== lane 1 ==
==> flow/design.v (excerpt) <==
module ame_sobel_filter #(
    parameter LINE_DATA_BITS = 7,
    parameter COMP_DATA_BITS = 8
) (
    input logic clk_i,
    input logic rst_n_i,
    input  logic comp_init_i,
    output logic comp_done_o,
    input logic [5:0] [LINE_DATA_BITS-1:0] line_data_i,
    output logic [3:0] [3:0] [COMP_DATA_BITS-1:0] comp_data_o
);
typedef enum logic [2:0] {
    IDLE   = 3'b000,
    COMP_1 = 3'b001,
    COMP_2 = 3'b010,
    COMP_3 = 3'b011,
    COMP_4 = 3'b100,
    COMP_5 = 3'b101,
    COMP_6 = 3'b110
} state_t;
state_t ctl_sta;
logic [5:0] [1:0] [COMP_DATA_BITS-1:0] line_data;
logic [3:0] [3:0] [COMP_DATA_BITS-1:0] comp_data;
typedef enum logic {
    DATA_1 = 1'b0,
    DATA_2 = 1'b1
} comp_data_t;
generate
    for (genvar i = 0; i < 6; i++) begin: comp_block
        assign line_data[i][DATA_1] = line_data_i[i];
        assign line_data[i][DATA_2] = line_data_i[i] << 1;
    end
endgenerate
logic comp_done;
assign comp_done_o = comp_done;
assign comp_data_o = comp_data;
always_ff @(posedge clk_i or negedge rst_n_i)
begin
    if (!rst_n_i) begin
        ctl_sta <= IDLE;
        comp_done <= 'b0;
        comp_data <= 'b0;
    end else begin
        case (ctl_sta)
            IDLE:
                ctl_sta <= comp_init_i ? COMP_1 : ctl_sta;
            COMP_1:
                ctl_sta <= COMP_2;
            COMP_2:
                ctl_sta <= COMP_3;
            COMP_3:
                ctl_sta <= COMP_4;
            COMP_4:
                ctl_sta <= COMP_5;
            COMP_5:
                ctl_sta <= COMP_6;
            COMP_6:
                ctl_sta <= comp_init_i ? COMP_1 : IDLE;
            default:
                ctl_sta <= IDLE;
        endcase
        comp_done <= (ctl_sta == COMP_6);
        case (ctl_sta)
            IDLE:
  ...
Size: roughly 1500 cells after synthesis, ~140 flip-flops, roughly 170 I/O pins, about 14000 sq um of cells after synthesis.
Settings: LEC_CHECK=0, CAP_MARGIN=0, CORE_ASPECT_RATIO=1.4, CORE_MARGIN=2, CORE_UTILIZATION=40, CTS_CLUSTER_DIAMETER=342, CTS_CLUSTER_SIZE=99, HOLD_SLACK_MARGIN=-0.07, SLEW_MARGIN=20; clock period 5.0 ns.
run.sh (not shown) runs the stock make flow with config.mk's settings and CLKGATE_MAP_FILE=.
Inputs modified between lane 1 and lane 2:
Settings: CORE_UTILIZATION: 40 -> 30; CAP_MARGIN: 0 -> 30; CORE_ASPECT_RATIO: 1.4 -> 0.5; PLACE_DENSITY_LB_ADDON: unset -> 0.19; TNS_END_PERCENT: unset -> 5; HOLD_SLACK_MARGIN: -0.07 -> unset.
Findings:
- Lane 2 ended with every stage complete and zero timing, DRC or antenna violations.
- Diff lane 1 -> lane 2: horizontal die dimension moved up, initial antenna violation count now smaller, share of total power consumed by net switching lower.


Starting RTL as in the previous note.
clock: 5.0 ns
lec_check: 0
abc_area: 1
cap_margin: 20
core_aspect_ratio: 0.5
core_margin: 2
core_utilization: 25
cts_cluster_diameter: 216
cts_cluster_size: 98
place_density: 0.89
setup_slack_margin: -0.32
slew_margin: 20
tns_end_percent: 5
The starting point went through all stages and came out clean.
Rerun with:
==> flow/config.mk (replaced) <==
export PLATFORM = sky130hd
export DESIGN_NAME = ame_sobel_filter
export DESIGN_NICKNAME = ame_sobel_filter
export VERILOG_FILES = /design/flow/design.v
export SDC_FILE = /design/flow/constraint.sdc
export NUM_CORES = 4
export LEC_CHECK = 0
export CAP_MARGIN = 30
export CORE_ASPECT_RATIO = 1.4
export CORE_MARGIN = 2
export CORE_UTILIZATION = 70
export CTS_CLUSTER_DIAMETER = 342
export CTS_CLUSTER_SIZE = 99
export SLEW_MARGIN = 20
export TNS_END_PERCENT = 15
Clock-buffer cell count goes up by 4.
Power goes up by a little under a tenth.
Sequential share of layout area goes up by 2.2 points.
Via count goes down by about a fifth.
Worst setup slack degrades by 0.24 ns.
Rerun with:
==> flow/config.mk (replaced) <==
export PLATFORM = sky130hd
export DESIGN_NAME = ame_sobel_filter
export DESIGN_NICKNAME = ame_sobel_filter
export VERILOG_FILES = /design/flow/design.v
export SDC_FILE = /design/flow/constraint.sdc
export NUM_CORES = 4
export LEC_CHECK = 0
export ABC_AREA = 1
export CAP_MARGIN = 20
export CORE_ASPECT_RATIO = 0.5
export CORE_MARGIN = 9
export CORE_UTILIZATION = 61
export CTS_CLUSTER_DIAMETER = 216
export CTS_CLUSTER_SIZE = 98
export HOLD_SLACK_MARGIN = 0.29
export SLEW_MARGIN = 20
export TNS_END_PERCENT = 5
=>
- global-route usage goes down by 9.3 points
- synthesized area goes up by 9.7%
- routed wire length goes up by about 16%
Rerun with:
==> flow/config.mk (replaced) <==
export PLATFORM = sky130hd
export DESIGN_NAME = ame_sobel_filter
export DESIGN_NICKNAME = ame_sobel_filter
export VERILOG_FILES = /design/flow/design.v
export SDC_FILE = /design/flow/constraint.sdc
export NUM_CORES = 4
export LEC_CHECK = 0
export CAP_MARGIN = 20
export CORE_MARGIN = 2
export CORE_UTILIZATION = 40
export SLEW_MARGIN = 20
Non-clock buffer count climbs by 4. Worst hold slack is better by 0.015 ns. Cell count goes down by 20%. Synthesized cell count came out lower by about 30%.
Power and IR drop assume default switching activity.
